`flow/config.mk`:
```
export PLATFORM = sky130hd
export DESIGN_NAME = alu_top
export DESIGN_NICKNAME = alu_top
export VERILOG_FILES = /design/flow/design.v
export SDC_FILE = /design/flow/constraint.sdc
export NUM_CORES = 4
export LEC_CHECK = 0
export CAP_MARGIN = 30
export CELL_PAD_IN_SITES_DETAIL_PLACEMENT = 2
export CORE_ASPECT_RATIO = 1.55
export CORE_MARGIN = 2
export CORE_UTILIZATION = 52
export CTS_CLUSTER_SIZE = 83
export GPL_ROUTABILITY_DRIVEN = 0
export GPL_TIMING_DRIVEN = 1
export HOLD_SLACK_MARGIN = 0.04
export MAX_ROUTING_LAYER = met4
export MIN_ROUTING_LAYER = met2
export SETUP_SLACK_MARGIN = 0.34
export SLEW_MARGIN = 15
export TNS_END_PERCENT = 70
```
`flow/constraint.sdc`:
```
create_clock -name core_clock -period 4.71 [get_ports {clk}]
set_input_delay 0.9420 -clock core_clock [delete_from_list [all_inputs] [get_ports {clk}]]
set_output_delay 0.9420 -clock core_clock [all_outputs]
set_load 0.01 [all_outputs]
```
`flow/run.sh`:
```
#!/bin/bash
# the make line also repeats each setting of config.mk as NAME=value (left out here)
make -C /OpenROAD-flow-scripts/flow DESIGN_CONFIG=/design/flow/config.mk WORK_HOME=/design/flow/orfs CLKGATE_MAP_FILE= finish
```
`flow/design.v`:
```
`timescale 1ns / 1ns
module alu_top(clk, a, b, s, result, zero);
input clk;
input [15:0] a, b;
input [3:0] s;
output reg [15:0] result;
output reg zero;
reg [15:0] a_q, b_q;
reg [3:0] s_q;
wire [15:0] alu_result;
wire alu_zero;
always @(posedge clk) begin
    a_q <= a;
    b_q <= b;
    s_q <= s;
    result <= alu_result;
    zero <= alu_zero;
end
alu u_alu(.a(a_q), .b(b_q), .s(s_q), .result(alu_result), .zero_detection(alu_zero));
endmodule

`timescale 1ns / 1ns
module three_to_one_mux(d0,d1,d2,s,y);
input [15:0] d0, d1, d2;
input [1:0] s;
output [15:0] y;
reg [15:0] y;
always@(d0 or d1 or d2 or s)
begin
case(s)
      2'b00  : y = d0;
      2'b01  : y = d1;
      2'b10  : y = d2;
      default : y = d0; 
endcase
end
endmodule
module rotate_right(n, value, result);
	input [15:0] n, value;
	output reg [15:0] result;
	reg [15:0] temp, temp2;
	always@(*)
	begin
		temp = 16'd0;
		temp2 = 16'd0;
		case(n[3:0])
			0:
				begin
				result = value;
				end
			1:
				begin
				temp = { {15 - 1 + 1{1'b0}}, value[1 - 1: 0] };
				temp2 = value >> 1;
				result = {temp[1 - 1: 0] , temp2[15 - 1: 0]};
				end
			2:
				begin
				temp = { {15 - 2 + 1{1'b0}}, value[2 - 1: 0] };
				temp2 = value >> 2;
				result = {temp[2 - 1: 0] , temp2[15 - 2: 0]};
				end
			3:
				begin
				temp = { {15 - 3 + 1{1'b0}}, value[3 - 1: 0] };
				temp2 = value >> 3;
				result = {temp[3 - 1: 0] , temp2[15 - 3: 0]};
				end
			4:
				begin
				temp = { {15 - 4 + 1{1'b0}}, value[4 - 1: 0] };
				temp2 = value >> 4;
				result = {temp[4 - 1: 0] , temp2[15 - 4: 0]};
				end
			5:
				begin
				temp = { {15 - 5 + 1{1'b0}}, value[5 - 1: 0] };
				temp2 = value >> 5;
				result = {temp[5 - 1: 0] , temp2[15 - 5: 0]};
				end
			6:
				begin
				temp = { {15 - 6 + 1{1'b0}}, value[6 - 1: 0] };
				temp2 = value >> 6;
				result = {temp[6 - 1: 0] , temp2[15 - 6: 0]};
				end
			7:
				begin
				temp = { {15 - 7 + 1{1'b0}}, value[7 - 1: 0] };
				temp2 = value >> 7;
				result = {temp[7 - 1: 0] , temp2[15 - 7: 0]};
				end
			8:
				begin
				temp = { {15 - 8 + 1{1'b0}}, value[8 - 1: 0] };
				temp2 = value >> 8;
				result = {temp[8 - 1: 0] , temp2[15 - 8: 0]};
				end
			9:
				begin
				temp = { {15 - 9 + 1{1'b0}}, value[9 - 1: 0] };
				temp2 = value >> 9;
				result = {temp[9 - 1: 0] , temp2[15 - 9: 0]};
				end
			10:
				begin
				temp = { {15 - 10 + 1{1'b0}}, value[10 - 1: 0] };
				temp2 = value >> 10;
				result = {temp[10 - 1: 0] , temp2[15 - 10: 0]};
				end
			11:
				begin
				temp = { {15 - 11 + 1{1'b0}}, value[11 - 1: 0] };
				temp2 = value >> 11;
				result = {temp[11 - 1: 0] , temp2[15 - 11: 0]};
				end
			12:
				begin
				temp = { {15 - 12 + 1{1'b0}}, value[12 - 1: 0] };
				temp2 = value >> 12;
				result = {temp[12 - 1: 0] , temp2[15 - 12: 0]};
				end
			13:
				begin
				temp = { {15 - 13 + 1{1'b0}}, value[13 - 1: 0] };
				temp2 = value >> 13;
				result = {temp[13 - 1: 0] , temp2[15 - 13: 0]};
				end
			14:
				begin
				temp = { {15 - 14 + 1{1'b0}}, value[14 - 1: 0] };
				temp2 = value >> 14;
				result = {temp[14 - 1: 0] , temp2[15 - 14: 0]};
				end
			15:
				begin
				temp = { {15 - 15 + 1{1'b0}}, value[15 - 1: 0] };
				temp2 = value >> 15;
				result = {temp[15 - 1: 0] , temp2[15 - 15: 0]};
				end
		endcase
	end
endmodule
module rotate_left(n, value, result);
	input [15:0] n, value;
	output reg [15:0] result;
	reg [15:0] temp, temp2;
	always@(*)
	begin
		temp = 16'd0;
		temp2 = 16'd0;
		case(n[3:0])
			0:
				begin
				result = value;
				end
			1:
				begin
				temp = { {15 - 1 + 1{1'b0}}, value[15:15 - 1 + 1] };
				temp2 = value << 1;
				result = {temp2[15:1] , temp[1 - 1:0]};
				end
			2:
				begin
				temp = { {15 - 2 + 1{1'b0}}, value[15:15 - 2 + 1] };
				temp2 = value << 2;
				result = {temp2[15:2] , temp[2 - 1:0]};
				end
			3:
				begin
				temp = { {15 - 3 + 1{1'b0}}, value[15:15 - 3 + 1] };
				temp2 = value << 3;
				result = {temp2[15:3] , temp[3 - 1:0]};
				end
			4:
				begin
				temp = { {15 - 4 + 1{1'b0}}, value[15:15 - 4 + 1] };
				temp2 = value << 4;
				result = {temp2[15:4] , temp[4 - 1:0]};
				end
			5:
				begin
				temp = { {15 - 5 + 1{1'b0}}, value[15:15 - 5 + 1] };
				temp2 = value << 5;
				result = {temp2[15:5] , temp[5 - 1:0]};
				end
			6:
				begin
				temp = { {15 - 6 + 1{1'b0}}, value[15:15 - 6 + 1] };
				temp2 = value << 6;
				result = {temp2[15:6] , temp[6 - 1:0]};
				end
			7:
				begin
				temp = { {15 - 7 + 1{1'b0}}, value[15:15 - 7 + 1] };
				temp2 = value << 7;
				result = {temp2[15:7] , temp[7 - 1:0]};
				end
			8:
				begin
				temp = { {15 - 8 + 1{1'b0}}, value[15:15 - 8 + 1] };
				temp2 = value << 8;
				result = {temp2[15:8] , temp[8 - 1:0]};
				end
			9:
				begin
				temp = { {15 - 9 + 1{1'b0}}, value[15:15 - 9 + 1] };
				temp2 = value << 9;
				result = {temp2[15:9] , temp[9 - 1:0]};
				end
			10:
				begin
				temp = { {15 - 10 + 1{1'b0}}, value[15:15 - 10 + 1] };
				temp2 = value << 10;
				result = {temp2[15:10] , temp[10 - 1:0]};
				end
			11:
				begin
				temp = { {15 - 11 + 1{1'b0}}, value[15:15 - 11 + 1] };
				temp2 = value << 11;
				result = {temp2[15:11] , temp[11 - 1:0]};
				end
			12:
				begin
				temp = { {15 - 12 + 1{1'b0}}, value[15:15 - 12 + 1] };
				temp2 = value << 12;
				result = {temp2[15:12] , temp[12 - 1:0]};
				end
			13:
				begin
				temp = { {15 - 13 + 1{1'b0}}, value[15:15 - 13 + 1] };
				temp2 = value << 13;
				result = {temp2[15:13] , temp[13 - 1:0]};
				end
			14:
				begin
				temp = { {15 - 14 + 1{1'b0}}, value[15:15 - 14 + 1] };
				temp2 = value << 14;
				result = {temp2[15:14] , temp[14 - 1:0]};
				end
			15:
				begin
				temp = { {15 - 15 + 1{1'b0}}, value[15:15 - 15 + 1] };
				temp2 = value << 15;
				result = {temp2[15:15] , temp[15 - 1:0]};
				end
		endcase
	end
endmodule
`timescale 1ns / 1ns
module alu(a,b,s,result,zero_detection);
input [15:0] a, b;
input [3:0] s;
output [15:0] result;
output reg zero_detection;
wire [15:0] rol_result, ror_result;
reg [15:0] other_result;
reg [1:0] mux_select;
wire [15:0] temp_result;
rotate_left rl1(.n(a), .value(b), .result(rol_result));
rotate_right rr1(.n(a), .value(b), .result(ror_result));
three_to_one_mux mux_1(.d0(rol_result),.d1(ror_result),.d2(other_result),.s(mux_select),.y(temp_result));
always@(*)
begin
 other_result = 16'd0;
 mux_select = 2'h2;
 case(s)
      4'b1111: begin other_result = a + b; mux_select = 3'h2;end   
      4'b1110: begin other_result = a - b; mux_select = 3'h2;end  
      4'b1101: begin other_result = a & b; mux_select = 3'h2;end 
      4'b1100: begin other_result = a | b; mux_select = 3'h2;end 
      4'b0001: begin other_result = a * b; mux_select = 3'h2;end
      4'b1100: begin other_result = a / b; mux_select = 3'h2;end
      4'b1010: begin other_result = a<<b; mux_select = 3'h2;end
      4'b1011: begin other_result = a>>b; mux_select = 3'h2;end
      4'b1000:    begin 
                  if (a < b) 
                        begin 
                              other_result = 16'd1; 
                              mux_select = 3'h2; 
                        end
                  else
                        begin
                              other_result = 0;
                              mux_select = 3'h2; 
                        end
                  end 
      4'b1001:    begin 
                  if(a > b) 
                        begin
                              other_result = 16'd1; 
                              mux_select = 3'h2;
                        end
                  else
                        begin
                              other_result = 0;
                              mux_select = 3'h2; 
                        end
                  end
      4'b1001: begin mux_select = 3'h0;end
      4'b1010: begin mux_select = 3'h1; end
      default: ;
endcase      
end 
always@(*)
begin
if(result == 0)
      zero_detection = 1;
else
      zero_detection = 0;
end 
assign result = temp_result;
endmodule
```
==> results of run 1 <==
stage by stage:
stage | cell area (um2) | hold slack, ns | power (W) | std cells
2_1_floorplan | 9110 | 0.580 | 0.00297 | 1092
3_3_place_gp | 10800 | 0.737 | 0.00474 | 1468
==> impl_metrics.sql, run 1 <==
-- flow metrics import
INSERT INTO impl_metrics (metric_group, metric, value, unit) VALUES
('run_status', 'outcome', 'aborted with a tool error', ''),
('run_status', 'last-stage-reached', '3_5_place_dp', ''),
('run_status', 'tool.error', '[ERROR DPL-0033] detailed placement checks failed during check placement.', ''),
('yosys', 'mappedNetlistNets', '1309', ''),
('yosys', 'adder_share', '0.325', ''),
('yosys', 'synth_area', '8810', 'um2'),
('yosys', 'yosysTopAreaCellShare', '0.184', ''),
('yosys', 'count_of_flip_flops_with_a_built_in_enable_after_synthesis', '0', ''),
('yosys', 'ys.flop_type', 'dfxtp_1', ''),
('yosys', 'cell_count_after_synthesis', '1092', ''),
('yosys', 'post_synth_main_logic_family', 'adder cells', ''),
('yosys', 'ys_ff', '53', ''),
('floorplan', 'pin_count', '54', ''),
('yosys', 'muxShareOfSynthArea', '0.0727', ''),
('yosys', 'yosys_synthesis_chip_area', '8810', 'um2'),
('yosys', 'asyncSetResetFlopFracSynth', '0', ''),
('yosys', 'synth.area.top_cells', 'fa_1 (18%), ha_1 (14%), dfxtp_1 (12%)', ''),
('yosys', 'synth-cells-yosys', '1092', ''),
('yosys', 'synthesis.area_per_instance', '8.07', 'um2'),
('floorplan', 'total_number_of_placement_rows', '59', ''),
('yosys', 'synth_top_cell_by_area', 'fa_1', ''),
('yosys', 'synth.most_common_cell', 'inv_1', ''),
('yosys', 'synthesis.yosys.warnings', '5', ''),
('floorplan', 'die_w', '109', 'um'),
('placed_design', 'number_of_port_buffers', '53', ''),
('floorplan', 'initCoreUtil', '0.528', ''),
('yosys', 'yosys.area_share.aoi', '0.157', ''),
('yosys', 'yosys.stat.seqShare', '0.120', ''),
('yosys', 'xor_area_frac', '0.0487', ''),
('yosys', 'synth.distinct_cells', '77', ''),
('floorplan', 'fp.dieH', '166', 'um'),
('floorplan', 'floorplan_core_area', '16700', 'um2'),
('yosys', 'netlist_top_cells_count', 'inv_1 (155), nor2_1 (119), nand2_1 (111), ha_1 (99), fa_1 (81)', ''),
('floorplan', 'design.die.area', '18000', 'um2'),
('yosys', 'post_synth_and_or_nand_nor_area_fraction', '0.176', '');
==> run 2: changes to the inputs <==
Settings changed: CAP_MARGIN 30 to 20, CELL_PAD_IN_SITES_DETAIL_PLACEMENT 2 to not set, CORE_ASPECT_RATIO 1.55 to not set, CORE_UTILIZATION 52 to 64, CTS_CLUSTER_SIZE 83 to not set, GPL_ROUTABILITY_DRIVEN 0 to not set, GPL_TIMING_DRIVEN 1 to not set, HOLD_SLACK_MARGIN 0.04 to not set, MAX_ROUTING_LAYER met4 to not set, MIN_ROUTING_LAYER met2 to not set, SETUP_SLACK_MARGIN 0.34 to not set, SLEW_MARGIN 15 to 20, TNS_END_PERCENT 70 to not set.
Clock period 4.71 ns to 5.5 ns, I/O delays scaled along.
==> run 2 against run 1 <==
  * Synthesized area unchanged
  * Now fails the layout checks on setup timing
  * Synthesized cell count unchanged
  * Die area decreased by 18%
==> impl_metrics.sql, run 2 <==
-- physical implementation figures
INSERT INTO impl_metrics (metric_group, metric, value, unit) VALUES
('run', 'stage_log_warnings', '64', ''),
('route', 'detail_route.iter0.violations', '1570', ''),
('floorplan', 'floorplan_core_area', '13300', 'um2'),
('pwr', 'power_per_cell_area', '444', 'nW/um2'),
('yosys', 'ys_ff', '53', ''),
('yosys', 'post_synth_main_logic_family', 'adder cells', ''),
('pwr', 'seq_cell_power', '0.000464', 'W'),
('final_timing', 'layout_min_cycle_time', '6.25', 'ns'),
('placed_design', 'number_of_port_buffers', '53', ''),
('finish', 'nFillCells', '778', ''),
('critical_path', 'highest_delay_cell_along_the_critical_path', 'fa_1', ''),
('finish', 'layoutNonFillerInstCount', '1425', ''),
('critical_path', 'worstSetupStartpointType', 'flop', ''),
('placed_design', 'dp.cells', '1391', ''),
('critical_path', 'timing.reg2reg.setup_slack', '-0.75', 'ns'),
('critical_path', 'crit_path_max_fanout', '5', ''),
('route', 'avgRoutedWirePerCell', '26.2', 'um'),
('pwr', 'vdd_drop_max', '0.577', 'mV'),
('yosys', 'synth-cells-yosys', '1092', ''),
('yosys', 'synth.distinct_cells', '77', ''),
('route', 'antenna-diode-count', '0', ''),
('cts', 'clock_sink_count', '53', ''),
('finish', 'seq_area', '1100', 'um2'),
('floorplan', 'total_number_of_placement_rows', '42', ''),
('run_status', 'outcome', 'complete, but fails checks', ''),
('yosys', 'adder_share', '0.325', ''),
('critical_path', 'cp.required', '5.76', 'ns'),
('pwr', 'report.power.total', '0.00495', 'W'),
('yosys', 'synth.area.top_cells', 'fa_1 (18%), ha_1 (14%), dfxtp_1 (12%)', ''),
('route', 'ant_nets', '0', ''),
('critical_path', 'reg2reg_depth', '23', ''),
('cts', 'clk_pin_slew_worst_paths', '0.10', 'ns'),
('cts', 'tritoncts.num_buffers', '5', ''),
('route', 'dr_total_vias', '9934', ''),
('finish', 'design_area', '11200', 'um2'),
('yosys', 'synthesis.area_per_instance', '8.07', 'um2'),
('pwr', 'p_switching', '0.00253', 'W'),
('critical_path', 'critical_path.n_buffers_inverters', '6', ''),
('critical_path', 'timing.critical_path.cells', 'inv_8 > buf_4 > nor2_1 > fa_1 > inv_2 > fa_1 > inv_1 > ha_4 > fa_1 > fa_1 > inv_1 > fa_1 > inv_1 > ha_4 > o21a_1 > a21oi_2 > xor2_1 > nor2_2 > nor4_4 > o311ai_2 > or4_1 > or4_1 > nor2_1', ''),
('placed_design', 'placed_cell_area', '10400', 'um2'),
('yosys', 'ys.flop_type', 'dfxtp_1', ''),
('finish', 'area_delta_synth_final', '26.7', '%'),
('final_timing', 'fin_tns_setup', '-1.23', 'ns'),
('yosys', 'netlist_top_cells_count', 'inv_1 (155), nor2_1 (119), nand2_1 (111), ha_1 (99), fa_1 (81)', ''),
('final_timing', 'final_tally_of_setup_violations', '5', ''),
('cts', 'cts.path.max_buffers', '2', ''),
('cts', 'clock_tree.htree_level_count', '2', ''),
('yosys', 'muxShareOfSynthArea', '0.0727', ''),
('floorplan', 'fp.dieH', '121', 'um'),
('critical_path', 'cpPeakStageDelay', '0.56', 'ns'),
('route', 'tritonroute_pass_1_iters', '7', ''),
('final_timing', 'final-hold-violation-count', '0', ''),
('placed_design', 'detailedPlacementHpwl', '26600', 'um'),
('critical_path', 'critical_path.endpoint_type', 'flop', ''),
('critical_path', 'critical_path.startpoint', 'b_q[2]', ''),
('yosys', 'yosys_synthesis_chip_area', '8810', 'um2'),
('pwr', 'leakage', '5.14', 'nW'),
('pwr', 'top_power_group', 'combinational logic', ''),
('yosys', 'yosys.area_share.aoi', '0.157', ''),
('floorplan', 'pin_count', '54', ''),
('pwr', 'pg_clk', '0.000360', 'W'),
('final_timing', 'post-route-worst-setup-slack', '-0.751', 'ns'),
('cts', 'cts_tree', 'done', ''),
('critical_path', 'worst_r2r_endpoint', 'zero', ''),
('final_timing', 'post-route-period-util', '1.14', ''),
('pwr', 'p_sw_frac', '0.511', ''),
('pwr', 'comb-power', '0.00413', 'W'),
('critical_path', 'path_common_cell', 'fa_1', ''),
('cts', 'root_driver', 'clkbuf_16', ''),
('route', 'post_drt_via_cell_ratio', '6.97', ''),
('global_routing', 'grt_pass1_vias', '9559', ''),
('global_routing', 'antenna_found_initial', '1', ''),
('global_routing', 'grt_first_pass_wirelength', '52600', 'um'),
('pwr', 'p_comb_frac', '0.833', ''),
('final_timing', 'skew', '0.0254', 'ns'),
('yosys', 'synth_area', '8810', 'um2'),
('yosys', 'synth.most_common_cell', 'inv_1', ''),
('min_path', 'worstHoldStart', 's_q[3]', ''),
('critical_path', 'crit_end', 'zero', ''),
('cts', 'clock_latency', '0.33', 'ns'),
('global_routing', 'grt-ovfl-total', '0', ''),
('finish', 'final_nets', '1465', ''),
('yosys', 'synthesis.yosys.warnings', '5', ''),
('pwr', 'seq_power_share', '0.094', ''),
('yosys', 'yosys.stat.seqShare', '0.120', ''),
('critical_path', 'crit_type', 'reg2reg', ''),
('placed_design', 'place.gp.congestion', '1.13', ''),
('global_routing', 'grt_max_degree', '30', ''),
('yosys', 'count_of_flip_flops_with_a_built_in_enable_after_synthesis', '0', ''),
('yosys', 'post_synth_and_or_nand_nor_area_fraction', '0.176', ''),
('pwr', 'power_frac_clock', '0.073', ''),
('run', 'cap_violations', '0', ''),
('yosys', 'cell_count_after_synthesis', '1092', ''),
('yosys', 'yosysTopAreaCellShare', '0.184', ''),
('yosys', 'xor_area_frac', '0.0487', ''),
('yosys', 'asyncSetResetFlopFracSynth', '0', ''),
('route', 'remaining_drc_errors', '0', ''),
('final_timing', 'worst-slew-pin-transition', '0.748', 'ns'),
('floorplan', 'design.die.area', '14700', 'um2'),
('final_timing', 'relSlewSlack', '0.497', ''),
('floorplan', 'die_w', '121', 'um'),
('final_timing', 'report.final.slew_viol_count', '0', ''),
('min_path', 'timing.hold.worst_endpoint', 'result[0]', ''),
('yosys', 'mappedNetlistNets', '1309', ''),
('critical_path', 'path_delay_family', 'adder cells', ''),
('pwr', 'cellInternalPower', '0.00242', 'W'),
('min_path', 'hp-class', 'reg2reg', ''),
('run_status', 'reasons_for_failing_layout_checks', 'setup timing', ''),
('critical_path', 'crit_arrival', '6.52', 'ns'),
('yosys', 'synth_top_cell_by_area', 'fa_1', ''),
('critical_path', 'regToRegStartpoint', 'b_q[2]', ''),
('floorplan', 'initCoreUtil', '0.660', ''),
('finish', 'combinational_gate_area', '7210', 'um2'),
('global_routing', 'grt_usage', '0.476', ''),
('final_timing', 'fmaxAchievable', '160', 'MHz'),
('min_path', 'worst_hold_path.num_cells', '3', ''),
('final_timing', 'unrepaired_setup_endpoints_after_global_routing', 'true', ''),
('critical_path', 'crit_cells', '23', ''),
('route', 'wl_final', '37300', 'um');
==> run 2: metal layers <==
metal  routed length [um]  up-vias  global-route usage  part of all wire
li1                     -     4010                   -                 -
met2                15800     1021               0.726              0.42
met1                12000     4521               0.582              0.32
met3                 5710      380               0.147              0.15
met5                   11        -                   0           0.00029
met4                 3740        2               0.307              0.10
==> run 2: what timing repair did <==
action / CTS / global route
gates cloned: 0 / 1
gates resized: 59 / 60
hold buffers: 0 / 0
endpoints found under the setup margin: 3 / 6
setup buffers: 20 / 7
pin swaps: 34 / 36
==> run 2: area by class of cell <==
type	count	area share
Clock inverter	3	0.00179
Inverter	159	0.0556
Clock buffer	5	0.0112
Multi-Input combinational cell	817	0.646
Timing Repair Buffer	212	0.167
Tap cell	176	0.0197
Sequential cell	53	0.0989
==> run 2: per-stage QoR <==
step | hold WS, ns | util | worst slack, ns
floorplan | 0.564 | - | -0.484
global placement | 0.753 | 0.779 | -0.764
detailed placement | 0.766 | 0.779 | -0.824
CTS | 0.796 | 0.815 | -0.409
global route | 0.867 | 0.836 | -0.942
finish | 0.827 | 0.836 | -0.751
==> run 3: changes to the inputs <==
Settings changed: CORE_UTILIZATION 64 to 59.
Clock period 5.5 ns to 5.47 ns, I/O delays scaled along.
==> run 3 against run 2 <==
  * Still fails the layout checks on setup timing
  * Clock skew is 0.018 ns lower
  * Cell count is 0.42% lower
  * Sequential cell count stayed put
  * Critical path type unchanged
  * Critical path depth stayed put
  * Synthesized cell count stayed put
  * Utilization is 8.5 points lower
  * Synthesized area stayed put
==> impl_metrics.sql, run 3 <==
-- physical implementation figures
INSERT INTO impl_metrics (metric_group, metric, value, unit) VALUES
('final_timing', 'relSlewSlack', '0.336', ''),
('critical_path', 'cpPeakStageDelay', '0.55', 'ns'),
('yosys', 'yosys.area_share.aoi', '0.157', ''),
('placed_design', 'detailedPlacementHpwl', '27500', 'um'),
('yosys', 'cell_count_after_synthesis', '1092', ''),
('cts', 'clock_sink_count', '53', ''),
('pwr', 'top_power_group', 'combinational logic', ''),
('placed_design', 'number_of_port_buffers', '53', ''),
('final_timing', 'layout_min_cycle_time', '6.21', 'ns'),
('placed_design', 'place.gp.congestion', '1.07', ''),
('finish', 'nFillCells', '1013', ''),
('final_timing', 'post-route-period-util', '1.14', ''),
('global_routing', 'grt_pass1_vias', '9310', ''),
('pwr', 'p_comb_frac', '0.843', ''),
('global_routing', 'grt_max_degree', '31', ''),
('global_routing', 'antenna_found_initial', '0', ''),
('pwr', 'comb-power', '0.00431', 'W'),
('global_routing', 'grt_first_pass_wirelength', '53000', 'um'),
('global_routing', 'grt_usage', '0.438', ''),
('route', 'avgRoutedWirePerCell', '25.2', 'um'),
('min_path', 'hp-class', 'reg2reg', ''),
('cts', 'tritoncts.num_buffers', '5', ''),
('floorplan', 'total_number_of_placement_rows', '44', ''),
('critical_path', 'crit_arrival', '6.46', 'ns'),
('yosys', 'yosys.stat.seqShare', '0.120', ''),
('critical_path', 'path_delay_family', 'adder cells', ''),
('critical_path', 'critical_path.endpoint_type', 'flop', ''),
('critical_path', 'crit_path_max_fanout', '5', ''),
('yosys', 'asyncSetResetFlopFracSynth', '0', ''),
('final_timing', 'fmaxAchievable', '161', 'MHz'),
('critical_path', 'cp.required', '5.72', 'ns'),
('route', 'remaining_drc_errors', '0', ''),
('final_timing', 'post-route-worst-setup-slack', '-0.742', 'ns'),
('pwr', 'seq_power_share', '0.090', ''),
('cts', 'root_driver', 'clkbuf_16', ''),
('yosys', 'synth_top_cell_by_area', 'fa_1', ''),
('pwr', 'report.power.total', '0.00511', 'W'),
('route', 'ant_nets', '0', ''),
('critical_path', 'timing.reg2reg.setup_slack', '-0.74', 'ns'),
('yosys', 'yosys_synthesis_chip_area', '8810', 'um2'),
('yosys', 'synth_area', '8810', 'um2'),
('cts', 'cts_tree', 'done', ''),
('run_status', 'reasons_for_failing_layout_checks', 'setup timing', ''),
('critical_path', 'crit_type', 'reg2reg', ''),
('critical_path', 'crit_end', 'zero', ''),
('pwr', 'p_sw_frac', '0.501', ''),
('yosys', 'netlist_top_cells_count', 'inv_1 (155), nor2_1 (119), nand2_1 (111), ha_1 (99), fa_1 (81)', ''),
('pwr', 'pg_clk', '0.000343', 'W'),
('pwr', 'power_per_cell_area', '467', 'nW/um2'),
('critical_path', 'reg2reg_depth', '23', ''),
('pwr', 'leakage', '5.01', 'nW'),
('critical_path', 'timing.critical_path.cells', 'ha_4 > inv_2 > fa_1 > fa_1 > inv_1 > ha_1 > fa_1 > ha_1 > inv_1 > fa_1 > inv_2 > ha_4 > and2_4 > o21ai_2 > nand2_2 > o41ai_4 > xor2_2 > buf_4 > o211ai_1 > or4_1 > or4_1 > or4_1 > nor2_1', ''),
('min_path', 'timing.hold.worst_endpoint', 'result[0]', ''),
('placed_design', 'dp_worst_setup_slack', '-0.805', 'ns'),
('pwr', 'vdd_drop_max', '0.694', 'mV'),
('global_routing', 'grt-ovfl-total', '0', ''),
('floorplan', 'die_w', '126', 'um'),
('cts', 'clock_latency', '0.32', 'ns'),
('run_status', 'outcome', 'complete, but fails checks', ''),
('route', 'detail_route.iter0.violations', '1277', ''),
('final_timing', 'skew', '0.00738', 'ns'),
('critical_path', 'critical_path.n_buffers_inverters', '5', ''),
('finish', 'area_delta_synth_final', '24.3', '%'),
('yosys', 'post_synth_and_or_nand_nor_area_fraction', '0.176', ''),
('yosys', 'synthesis.area_per_instance', '8.07', 'um2'),
('floorplan', 'fp.dieH', '126', 'um'),
('route', 'wl_final', '35800', 'um'),
('yosys', 'yosysTopAreaCellShare', '0.184', ''),
('floorplan', 'initCoreUtil', '0.604', ''),
('final_timing', 'report.final.slew_viol_count', '0', ''),
('final_timing', 'worst-slew-pin-transition', '0.987', 'ns'),
('route', 'post_drt_via_cell_ratio', '6.63', ''),
('cts', 'cts.path.max_buffers', '2', ''),
('cts', 'clk_pin_slew_worst_paths', '0.08', 'ns'),
('min_path', 'worst_hold_path.num_cells', '3', ''),
('yosys', 'count_of_flip_flops_with_a_built_in_enable_after_synthesis', '0', ''),
('min_path', 'worstHoldStart', 's_q[3]', ''),
('finish', 'final_util', '0.751', ''),
('run', 'cap_violations', '0', ''),
('critical_path', 'highest_delay_cell_along_the_critical_path', 'fa_1', ''),
('critical_path', 'worst_r2r_endpoint', 'zero', ''),
('floorplan', 'design.die.area', '15900', 'um2'),
('route', 'antenna-diode-count', '0', ''),
('run', 'stage_log_warnings', '64', ''),
('yosys', 'synthesis.yosys.warnings', '5', ''),
('yosys', 'xor_area_frac', '0.0487', ''),
('yosys', 'synth.area.top_cells', 'fa_1 (18%), ha_1 (14%), dfxtp_1 (12%)', ''),
('cts', 'clock_tree.htree_level_count', '2', ''),
('final_timing', 'unrepaired_setup_endpoints_after_global_routing', 'true', ''),
('yosys', 'synth.most_common_cell', 'inv_1', ''),
('critical_path', 'worstSetupStartpointType', 'flop', ''),
('critical_path', 'path_common_cell', 'fa_1', ''),
('pwr', 'cellInternalPower', '0.00255', 'W'),
('yosys', 'muxShareOfSynthArea', '0.0727', ''),
('route', 'tritonroute_pass_1_iters', '5', ''),
('route', 'dr_total_vias', '9411', ''),
('floorplan', 'pin_count', '54', ''),
('critical_path', 'critical_path.startpoint', 'b_q[3]', ''),
('yosys', 'adder_share', '0.325', ''),
('critical_path', 'regToRegStartpoint', 'b_q[3]', ''),
('critical_path', 'crit_cells', '23', ''),
('cts', 'ctsHoldBuffers', '0', ''),
('yosys', 'mappedNetlistNets', '1309', ''),
('pwr', 'seq_cell_power', '0.000462', 'W'),
('floorplan', 'floorplan_core_area', '14600', 'um2'),
('final_timing', 'final_tally_of_setup_violations', '4', ''),
('yosys', 'synth-cells-yosys', '1092', ''),
('finish', 'final_nets', '1451', ''),
('yosys', 'synth.distinct_cells', '77', ''),
('yosys', 'ys.flop_type', 'dfxtp_1', ''),
('pwr', 'power_frac_clock', '0.067', ''),
('final_timing', 'final-hold-violation-count', '0', ''),
('yosys', 'post_synth_main_logic_family', 'adder cells', ''),
('yosys', 'ys_ff', '53', ''),
('pwr', 'p_switching', '0.00256', 'W');
[run 3: layout make-up]
| type | instances | area, um2 | share of cell area |
|---|---|---|---|
| Clock inverter | 2 | 13.8 | 0.00126 |
| Tap cell | 184 | 230 | 0.0210 |
| Timing Repair Buffer | 198 | 1640 | 0.150 |
| Multi-Input combinational cell | 817 | 7230 | 0.660 |
| Sequential cell | 53 | 1090 | 0.0996 |
| Clock buffer | 6 | 139 | 0.0127 |
| Inverter | 159 | 613 | 0.0560 |
[run 3: timing repair]
action,4_1_cts,5_1_grt
pin swaps,21,23
setup buffers,6,5
setup endpoints to repair,4,4
resized,63,37
[run 3: through the flow]
| step | hold slack (ns) | instance area [um2] | cells | setup TNS (ns) |
|---|---|---|---|---|
| 2_1_floorplan | 0.564 | 8980 | 1092 | -0.514 |
| 3_3_place_gp | 0.802 | 10400 | 1400 | -1.01 |
| 3_5_place_dp | 0.817 | 10400 | 1400 | -1.21 |
| 4_1_cts | 0.823 | 10700 | 1414 | -0.476 |
| 5_1_grt | 0.873 | 11000 | 1419 | -1.29 |
| 6_report | 0.860 | 11000 | 1419 | -0.895 |
[run 3: metal layers]
metal	share of wire	global-route usage	up-vias	wire length, um
met5	0	0	-	0
met4	0.084	0.282	0	2990
met3	0.13	0.111	224	4520
met2	0.44	0.669	796	15600
met1	0.35	0.552	4424	12700
li1	-	-	3967	-
==> run 4: changes to the inputs <==
Settings changed: CORE_UTILIZATION 59 to 68, CTS_CLUSTER_DIAMETER set to 31, CTS_CLUSTER_SIZE set to 24, HOLD_SLACK_MARGIN set to -0.06, MAX_ROUTING_LAYER set to met4, SETUP_SLACK_MARGIN set to 0.81.
Clock period 5.47 ns to 6.02 ns, I/O delays scaled along.
==> run 4 against run 3 <==
  * Still fails the layout checks on setup timing
  * Synthesized cell count unchanged
  * Utilization is 10 points higher
  * Wire length is 18% higher
  * Cell count shrank 3.9%
  * Die area shrank 13%
  * Fmax shrank 4.8%
  * Combinational power shrank 19%
  * Critical path depth shrank 2
  * Worst hold slack improved by 0.0074 ns
  * Largest power group unchanged
==> impl_metrics.sql, run 4 <==
-- physical implementation figures
INSERT INTO impl_metrics (metric_group, metric, value, unit) VALUES
('yosys', 'muxShareOfSynthArea', '0.0727', ''),
('placed_design', 'detailedPlacementHpwl', '26600', 'um'),
('yosys', 'synth.distinct_cells', '77', ''),
('run_status', 'outcome', 'complete, but fails checks', ''),
('finish', 'area_delta_synth_final', '21.8', '%'),
('min_path', 'hp-class', 'reg2reg', ''),
('finish', 'design_area', '10700', 'um2'),
('yosys', 'ys_ff', '53', ''),
('critical_path', 'critical_path.endpoint_type', 'flop', ''),
('floorplan', 'fp.dieH', '118', 'um'),
('critical_path', 'cp.required', '6.28', 'ns'),
('route', 'avgRoutedWirePerCell', '30.9', 'um'),
('global_routing', 'antenna_found_initial', '4', ''),
('cts', 'tritoncts.num_buffers', '5', ''),
('final_timing', 'skew', '0.0197', 'ns'),
('pwr', 'p_switching', '0.00217', 'W'),
('route', 'post_drt_via_cell_ratio', '7.63', ''),
('pwr', 'comb-power', '0.00347', 'W'),
('pwr', 'seq_cell_power', '0.000432', 'W'),
('global_routing', 'grt_usage', '0.544', ''),
('critical_path', 'critical_path.n_buffers_inverters', '3', ''),
('final_timing', 'report.final.slew_viol_count', '0', ''),
('critical_path', 'critical_path.startpoint', 'a_q[4]', ''),
('critical_path', 'path_common_cell', 'fa_1', ''),
('yosys', 'ys.flop_type', 'dfxtp_1', ''),
('yosys', 'asyncSetResetFlopFracSynth', '0', ''),
('pwr', 'seq_power_share', '0.102', ''),
('yosys', 'synthesis.yosys.warnings', '5', ''),
('run_status', 'reasons_for_failing_layout_checks', 'setup timing', ''),
('critical_path', 'crit_arrival', '6.78', 'ns'),
('pwr', 'cellInternalPower', '0.00205', 'W'),
('critical_path', 'highest_delay_cell_along_the_critical_path', 'fa_1', ''),
('final_timing', 'fmaxAchievable', '153', 'MHz'),
('yosys', 'yosys_synthesis_chip_area', '8810', 'um2'),
('final_timing', 'worst-slew-pin-transition', '0.740', 'ns'),
('yosys', 'synthesis.area_per_instance', '8.07', 'um2'),
('placed_design', 'number_of_port_buffers', '53', ''),
('critical_path', 'regToRegStartpoint', 'a_q[4]', ''),
('pwr', 'leakage', '4.82', 'nW'),
('yosys', 'mappedNetlistNets', '1309', ''),
('cts', 'cts.path.max_buffers', '2', ''),
('finish', 'layoutNonFillerInstCount', '1364', ''),
('yosys', 'cell_count_after_synthesis', '1092', ''),
('yosys', 'netlist_top_cells_count', 'inv_1 (155), nor2_1 (119), nand2_1 (111), ha_1 (99), fa_1 (81)', ''),
('route', 'remaining_drc_errors', '0', ''),
('route', 'wl_final', '42100', 'um'),
('global_routing', 'grt_max_degree', '31', ''),
('critical_path', 'crit_type', 'reg2reg', ''),
('final_timing', 'final-hold-violation-count', '0', ''),
('global_routing', 'grt_first_pass_wirelength', '55700', 'um'),
('final_timing', 'layout_min_cycle_time', '6.52', 'ns'),
('cts', 'cts_tree', 'done', ''),
('final_timing', 'relSlewSlack', '0.502', ''),
('pwr', 'power_frac_clock', '0.078', ''),
('yosys', 'xor_area_frac', '0.0487', ''),
('yosys', 'adder_share', '0.325', ''),
('critical_path', 'timing.critical_path.cells', 'inv_1 > nor2_4 > fa_1 > fa_1 > ha_2 > fa_1 > inv_1 > fa_1 > fa_1 > inv_2 > ha_4 > o21a_1 > o21a_4 > a21oi_2 > xor2_1 > nor2_1 > nor4_2 > o311ai_2 > or4_1 > or4_1 > nor2_1', ''),
('final_timing', 'unrepaired_setup_endpoints_after_global_routing', 'true', ''),
('yosys', 'post_synth_and_or_nand_nor_area_fraction', '0.176', ''),
('cts', 'ctsHoldBuffers', '0', ''),
('floorplan', 'initCoreUtil', '0.698', ''),
('yosys', 'synth.most_common_cell', 'inv_1', ''),
('placed_design', 'placed_cell_area', '9900', 'um2'),
('min_path', 'worst_hold_path.num_cells', '2', ''),
('pwr', 'pg_clk', '0.000328', 'W'),
('critical_path', 'crit_cells', '21', ''),
('global_routing', 'grt-ovfl-total', '0', ''),
('floorplan', 'design.die.area', '13900', 'um2'),
('yosys', 'synth-cells-yosys', '1092', ''),
('yosys', 'yosys.stat.seqShare', '0.120', ''),
('critical_path', 'crit_path_max_fanout', '4', ''),
('floorplan', 'pin_count', '54', ''),
('cts', 'clock_sink_count', '53', ''),
('route', 'ant_nets', '0', ''),
('critical_path', 'worst_r2r_endpoint', 'zero', ''),
('pwr', 'power_per_cell_area', '394', 'nW/um2'),
('run', 'cap_violations', '0', ''),
('min_path', 'worstHoldStart', 'b_q[4]', ''),
('route', 'dr_total_vias', '10400', ''),
('min_path', 'timing.hold.worst_endpoint', 'result[4]', ''),
('yosys', 'synth.area.top_cells', 'fa_1 (18%), ha_1 (14%), dfxtp_1 (12%)', ''),
('placed_design', 'place.gp.congestion', '1.16', ''),
('critical_path', 'worstSetupStartpointType', 'flop', ''),
('route', 'detail_route.iter0.violations', '3023', ''),
('finish', 'final_nets', '1404', ''),
('cts', 'root_driver', 'clkbuf_16', ''),
('cts', 'clk_pin_slew_worst_paths', '0.09', 'ns'),
('pwr', 'top_power_group', 'combinational logic', ''),
('route', 'tritonroute_pass_1_iters', '28', ''),
('yosys', 'synth_top_cell_by_area', 'fa_1', ''),
('critical_path', 'reg2reg_depth', '21', ''),
('yosys', 'yosysTopAreaCellShare', '0.184', ''),
('final_timing', 'post-route-period-util', '1.08', ''),
('cts', 'clock_latency', '0.32', 'ns'),
('yosys', 'post_synth_main_logic_family', 'adder cells', ''),
('floorplan', 'die_w', '118', 'um'),
('critical_path', 'timing.reg2reg.setup_slack', '-0.50', 'ns'),
('finish', 'final_util', '0.851', ''),
('pwr', 'p_comb_frac', '0.820', ''),
('yosys', 'count_of_flip_flops_with_a_built_in_enable_after_synthesis', '0', ''),
('floorplan', 'total_number_of_placement_rows', '41', ''),
('placed_design', 'dp.cells', '1325', ''),
('pwr', 'p_sw_frac', '0.514', ''),
('cts', 'clock_tree.htree_level_count', '2', ''),
('final_timing', 'post-route-worst-setup-slack', '-0.504', 'ns'),
('final_timing', 'final_tally_of_setup_violations', '1', ''),
('yosys', 'synth_area', '8810', 'um2'),
('floorplan', 'floorplan_core_area', '12600', 'um2'),
('critical_path', 'crit_end', 'zero', ''),
('run', 'stage_log_warnings', '66', ''),
('critical_path', 'cpPeakStageDelay', '0.62', 'ns'),
('pwr', 'vdd_drop_max', '0.730', 'mV'),
('yosys', 'yosys.area_share.aoi', '0.157', ''),
('critical_path', 'path_delay_family', 'adder cells', ''),
('global_routing', 'grt_pass1_vias', '9599', '');
[run 4: cell type report]
type | count | area [um2]
diodes | 4 | 10.0
fillers | 673 | 1880
clock inverters | 3 | 25.0
well taps | 172 | 215
flip-flops and latches | 53 | 1120
multi-input cells | 817 | 7200
repair buffers | 151 | 1400
inverters | 159 | 636
clock buffers | 5 | 125
[run 4: per-layer routing]
layer	wire, um	track usage
met1	12700	0.627
met2	16100	0.768
met3	7570	0.197
met4	5690	0.422
met5	0	-
[run 4: metrics by stage]
stage / hold slack [ns] / total power [W] / TNS [ns] / setup WS [ns]
6_report: 0.868 / 0.00423 / -0.504 / -0.504
2_1_floorplan: 0.564 / 0.00222 / 0 / 0.0364
4_1_cts: 0.800 / 0.00366 / 0 / 0.0949
3_5_place_dp: 0.789 / 0.00314 / -0.163 / -0.163
3_3_place_gp: 0.776 / 0.00306 / -0.00728 / -0.00728
5_1_grt: 0.847 / 0.00434 / -0.746 / -0.665
[run 4: repair_timing]
item | 4_1_cts | 5_1_grt
pin swaps | 24 | 26
cloned | 1 | 0
resized | 82 | 61
endpoints found under the setup margin | 4 | 6
buffers inserted | 14 | 12
Power and IR drop assume default switching activity.
